Design axi_to_apb_bridge, start of the top module:
module axi_to_apb_bridge (
    input  logic        clk,
    input  logic        rst_n,
    input  logic [31:0] awaddr,
    input  logic        awvalid,
    output logic        awready,
    input  logic [31:0] wdata,
    input  logic        wvalid,
    output logic        wready,
    output logic        bvalid,
    input  logic        bready,
    output logic        PSEL,
    output logic        PENABLE,
    output logic        PWRITE,
    output logic [31:0] PADDR,
    output logic [31:0] PWDATA
);
    typedef enum logic [2:0] {IDLE, SETUP, ACCESS, WAIT_DONE} state_t;
    state_t state;
    logic [31:0] addr_reg;
    int burst_cnt;
    localparam int burst_len = 4;
    always_ff @(posedge clk or negedge rst_n) begin
        if (!rst_n) begin
            state     <= IDLE;
            awready   <= 0;
            wready    <= 0;
            bvalid    <= 0;
            PSEL      <= 0;
            PENABLE   <= 0;
            PWRITE    <= 0;
            PADDR     <= 0;
            PWDATA    <= 0;
            addr_reg  <= 0;
            burst_cnt <= 0;
        end else begin
            case (state)
                IDLE: begin
                    if (awvalid) begin
                        awready <= 1;
                    end
                    if (awvalid && awready) begin
                        addr_reg  <= awaddr;
                        burst_cnt <= 0;
                        awready   <= 0;
                        state     <= SETUP;
                    end
                end
  ...
Size: roughly 1000 cells after synthesis, about 140 flip-flops, ~140 I/O pins, roughly 7200 um^2 of cells after synthesis.
Settings: LEC_CHECK=0, ABC_AREA=1, CAP_MARGIN=0, CORE_MARGIN=2, CORE_UTILIZATION=72, CTS_CLUSTER_DIAMETER=323, CTS_CLUSTER_SIZE=72, PLACE_DENSITY_LB_ADDON=0.01, SETUP_SLACK_MARGIN=0.27, SLEW_MARGIN=20; clock period 0.917 ns.
run.sh (not shown) runs the stock make flow with config.mk's settings and CLKGATE_MAP_FILE=.
The first run stopped in 3_3_place_gp, error FLW-0024.
Then changed:
Settings changed: ABC_AREA 1 to not set, CAP_MARGIN 0 to 20, CORE_UTILIZATION 72 to 66, CTS_CLUSTER_DIAMETER 323 to not set, CTS_CLUSTER_SIZE 72 to 42, PLACE_DENSITY_LB_ADDON 0.01 to not set, SETUP_SLACK_MARGIN 0.27 to not set.
Clock period 0.917 ns to 1.88 ns, I/O delays scaled along.
With this change the flow failed in 5_1_grt. Die area increases by 2.8%. Area after synthesis goes down by 5.7%. Synthesized cell count came out lower by 37%.
Then changed:
Settings changed: CORE_UTILIZATION 66 to 32, CTS_CLUSTER_SIZE 42 to not set.
Clock period 1.88 ns to 7.07 ns, I/O delays scaled along.
=>
- The changed run finished with timing, DRC and antenna clean
- area after synthesis is unchanged
- die area went up by 100%
- synthesized cell count does not change
Then changed:
Settings changed: CORE_UTILIZATION 32 to 40.
Clock period 7.07 ns to 5.0 ns, I/O delays scaled along.
Effect: Via count shrinks slightly. Power rose by well over a third. Cell count came out lower by a few percent. Clock skew stays flat. Non-clock buffer count is higher by 1. Die area goes down by about a fifth.

========
axi_to_apb_bridge again, from the RTL that the note above started with.
// axi_to_apb_bridge
module axi_to_apb_bridge (
    input  logic        clk,
    input  logic        rst_n,
    input  logic [31:0] awaddr,
    input  logic        awvalid,
    output logic        awready,
    input  logic [31:0] wdata,
    input  logic        wvalid,
    output logic        wready,
    output logic        bvalid,
    input  logic        bready,
    output logic        PSEL,
    output logic        PENABLE,
    output logic        PWRITE,
    output logic [31:0] PADDR,
    output logic [31:0] PWDATA
);
    typedef enum logic [2:0] {IDLE, SETUP, ACCESS, WAIT_DONE} state_t;
    state_t state;
    logic [31:0] addr_reg;
    int burst_cnt;
    localparam int burst_len = 4;
    always_ff @(posedge clk or negedge rst_n) begin
        if (!rst_n) begin
            state     <= IDLE;
            awready   <= 0;
            wready    <= 0;
            bvalid    <= 0;
            PSEL      <= 0;
  ...
clock: 1.84 ns
lec_check: 0
abc_area: 1
cap_margin: 20
core_margin: 2
core_utilization: 70
cts_cluster_diameter: 200
cts_cluster_size: 68
place_density: 0.35
setup_slack_margin: 0.56
slew_margin: 20
The first run did not get past clock tree synthesis (DPL-0038).
Change:
- ABC_AREA: 1 -> unset
- CORE_UTILIZATION: 70 -> 66
- CTS_CLUSTER_DIAMETER: 200 -> unset
- PLACE_DENSITY: 0.35 -> unset
- SETUP_SLACK_MARGIN: 0.56 -> unset
- clock period: 1.84 -> 2.03 ns (I/O delays scaled with it)
After rerunning: The new run ran to the end with violations: negative setup slack. Synthesized area goes down by about 6%. Synthesized cell count came out lower by about 37%. Die size stays the same.

========
Setup of build 42:
Starting RTL as in the previous note.
Settings: LEC_CHECK=0, CAP_MARGIN=20, CELL_PAD_IN_SITES_DETAIL_PLACEMENT=1, CORE_ASPECT_RATIO=1.71, CORE_MARGIN=2, CORE_UTILIZATION=72, CTS_CLUSTER_DIAMETER=257, PLACE_DENSITY_LB_ADDON=0.05, SETUP_SLACK_MARGIN=0.09, SLEW_MARGIN=20, TNS_END_PERCENT=10; clock period 1.8 ns.
Build 42: it failed during detailed placement (3_5_place_dp), and the tool reported DPL-0033.
The inputs of build 14 differ from those of build 42 as listed below.
- a deleted CELL_PAD_IN_SITES_DETAIL_PLACEMENT that had been 1
- a deleted TNS_END_PERCENT that had been 10
- an added CTS_CLUSTER_SIZE of 37
- a deleted PLACE_DENSITY_LB_ADDON that had been 0.05
- a deleted SETUP_SLACK_MARGIN that had been 0.09
- a deleted CTS_CLUSTER_DIAMETER that had been 257
- a deleted CORE_ASPECT_RATIO that had been 1.71
- a change of CORE_UTILIZATION from 72 to 67
- a change of the clock period (ns, I/O delays scaled along) from 1.8 to 1.81
[summary]
- FAIL build 14 @ clock tree synthesis (4_1_cts): tool exited with error
- Diff build 14..build 42 | number of distinct library cells after synthesis | unchanged
- Build 14 -> build 42: post-synthesis instance total delta 0, exact match
- Diff build 42 -> build 14: final weighted congestion of routability-driven global placement grew by 0.0092, chip footprint went up about 7%.
What build 83 does differently from build 14 at the input level:
- setting CTS_CLUSTER_DIAMETER to 197 for the first time
- changing CORE_UTILIZATION from 67 to 68
- setting ABC_AREA to 1 for the first time
- changing the clock period (ns, I/O delays scaled along) from 1.81 to 1.98
### Flow results
Build 14 and build 83: one clean run, build 83; the rest did not finish clean. Chip area estimate from yosys synthesis (build 14 / build 83): 0.943. Vertical die dimension (lower): build 14. The floorplan die area of build 83 is higher than that of build 14. In build 83 the post-placement cell count turned out 315 higher than in build 14. Build 83 ends up with a cell area reported after detailed placement that is about 0.8% lower than in build 14. Comparing build 83 and build 14, the lower sequential fraction of the synthesis area was measured on build 83. Summary — post-synthesis cell count, build 83 relative to build 14: higher, by 58%.
What build 54 does differently from build 83 at the input level:
- removing CTS_CLUSTER_DIAMETER (formerly 197)
- removing ABC_AREA (formerly 1)
- removing CTS_CLUSTER_SIZE (formerly 37)
- changing CORE_UTILIZATION from 68 to 56
- setting TNS_END_PERCENT to 15 for the first time
- setting SETUP_SLACK_MARGIN to 1.9 for the first time
- changing the clock period (ns, I/O delays scaled along) from 1.98 to 7.07
[summary]
Compared with build 83, in build 54 layout-stage area growth over the synthesis result moved up; largest net degree at the start of global routing increased by about 60% relative to the old numbers; switching part of the total power shows a reduction of 6.1 points; slack of the worst reg-to-reg path went up.
Diff build 83 -> build 54 | detailed-route via count | down by more than a quarter
Sort build 54 and build 83 by overall routed net length asc -> top: build 54
Going from build 83 to build 54, utilization after layout shows a reduction of 17 points, first-pass GRT wire length shows a reduction of 30%, antenna diode instance count saw little to no change.

========
lane 1:
axi_to_apb_bridge again, from the RTL that the note above started with.
==> flow/design.v (excerpt) <==
module axi_to_apb_bridge (
    input  logic        clk,
    input  logic        rst_n,
    input  logic [31:0] awaddr,
    input  logic        awvalid,
    output logic        awready,
    input  logic [31:0] wdata,
    input  logic        wvalid,
    output logic        wready,
    output logic        bvalid,
    input  logic        bready,
    output logic        PSEL,
    output logic        PENABLE,
    output logic        PWRITE,
    output logic [31:0] PADDR,
    output logic [31:0] PWDATA
);
    typedef enum logic [2:0] {IDLE, SETUP, ACCESS, WAIT_DONE} state_t;
    state_t state;
    logic [31:0] addr_reg;
    int burst_cnt;
    localparam int burst_len = 4;
    always_ff @(posedge clk or negedge rst_n) begin
        if (!rst_n) begin
            state     <= IDLE;
            awready   <= 0;
            wready    <= 0;
            bvalid    <= 0;
            PSEL      <= 0;
            PENABLE   <= 0;
            PWRITE    <= 0;
            PADDR     <= 0;
            PWDATA    <= 0;
            addr_reg  <= 0;
            burst_cnt <= 0;
        end else begin
            case (state)
                IDLE: begin
                    if (awvalid) begin
  ...
export LEC_CHECK = 0
export ABC_AREA = 0
export CAP_MARGIN = 0
export CELL_PAD_IN_SITES_DETAIL_PLACEMENT = 1
export CELL_PAD_IN_SITES_GLOBAL_PLACEMENT = 3
export CORE_MARGIN = 2
export CORE_UTILIZATION = 21
export CTS_CLUSTER_SIZE = 68
export GPL_ROUTABILITY_DRIVEN = 1
export GPL_TIMING_DRIVEN = 1
export HOLD_SLACK_MARGIN = 0.28
export MAX_ROUTING_LAYER = met4
export MIN_ROUTING_LAYER = met2
export SLEW_MARGIN = 20
create_clock -name core_clock -period 4.02 [get_ports {clk}]
#### Input delta (lane 2 over lane 1)
- swapping 68 for 99 in CTS_CLUSTER_SIZE
- swapping met4 for met5 in MAX_ROUTING_LAYER
- swapping met2 for met1 in MIN_ROUTING_LAYER
- clearing HOLD_SLACK_MARGIN, which used to be 0.28
- clearing CELL_PAD_IN_SITES_DETAIL_PLACEMENT, which used to be 1
- swapping 20 for 40 in SLEW_MARGIN
- putting SETUP_SLACK_MARGIN at 1.02 where nothing was set
- putting CORE_ASPECT_RATIO at 0.5 where nothing was set
- swapping 1 for 0 in GPL_ROUTABILITY_DRIVEN
- clearing GPL_TIMING_DRIVEN, which used to be 1
- swapping 21 for 61 in CORE_UTILIZATION
- clearing CELL_PAD_IN_SITES_GLOBAL_PLACEMENT, which used to be 3
- putting CTS_CLUSTER_DIAMETER at 305 where nothing was set
- clearing ABC_AREA, which used to be 0
Notes after the runs:
Lane 2 against lane 1; routed via count is down by more than 10%.
Compared with lane 1, routed wire length in lane 2 decreased by more than 10%.
NOTE wire length of the first global-routing pass lane 1->lane 2 decreased by more than 10%
Final worst slack in lane 2 vs lane 1: up 0.030 ns
The run showing the greater growth of design area from synthesis to finish is lane 1.
What lane 3 does differently from lane 2 at the input level:
- changing CORE_UTILIZATION from 61 to 58
- changing CAP_MARGIN from 0 to 20
- removing CTS_CLUSTER_DIAMETER (formerly 305)
- changing SLEW_MARGIN from 40 to 20
- removing MAX_ROUTING_LAYER (formerly met5)
- removing MIN_ROUTING_LAYER (formerly met1)
- removing CORE_ASPECT_RATIO (formerly 0.5)
- removing GPL_ROUTABILITY_DRIVEN (formerly 0)
- removing CTS_CLUSTER_SIZE (formerly 99)
- removing SETUP_SLACK_MARGIN (formerly 1.02)
- changing the clock period (ns, I/O delays scaled along) from 4.02 to 2.18
==> results <==
Global-route usage ended up 1.2 points lower on lane 3 than on lane 2.
Compared with lane 2, lane 3 shows a internal cell power that is about 90% higher.
The run with more setup slack is lane 2; lane 3 has less.
Compare lane 2 and lane 3 | initial cell density of the core lower: lane 3
Largest net degree at the start of global routing of lane 3 falls short of that of lane 2 by more than half.
The following lists how lane 4 was set up differently from lane 3:
- swapping 58 for 68 in CORE_UTILIZATION
- putting CTS_CLUSTER_SIZE at 37 where nothing was set
- swapping 2.18 for 1.81 in the clock period (ns, I/O delays scaled along)
Notes after the runs:
Count of port buffers added during placement came out exactly the same in lane 3 and lane 4. Every run in lane 3 and lane 4 closed cleanly, with the single exception of lane 4. For lane 4, the flow was terminated by a tool error in clock tree synthesis (4_1_cts) and produced no final design. Comparing lane 3 with lane 4, the number of top-level pins came out essentially unchanged. The die used by lane 4 is smaller than the one used by lane 3. Initial core utilization (lower): lane 3. Half-perimeter wire length after detailed placement: lane 4 > lane 3.
The following lists how lane 5 was set up differently from lane 4:
- CORE_UTILIZATION changed from 68 to 72
- CTS_CLUSTER_SIZE removed (was 37)
- PLACE_DENSITY_LB_ADDON newly set to 0.01
- the clock period (ns, I/O delays scaled along) changed from 1.81 to 0.917
[summary]
- Lane 5 did not make it past detailed placement (3_5_place_dp), where a tool error ended it.
- Between lane 5 and lane 4, it is lane 5 whose floorplan core area is lower, by 5.5%.
- Going from lane 4 to lane 5, placer's final routability congestion estimate shows a reduction of 0.0095, overall chip area dropped about 5.3%.
- Number of placement rows, lane 5 vs lane 4: down by a few percent
- The higher die extent in y came out of lane 4.
Power and IR drop assume default switching activity.
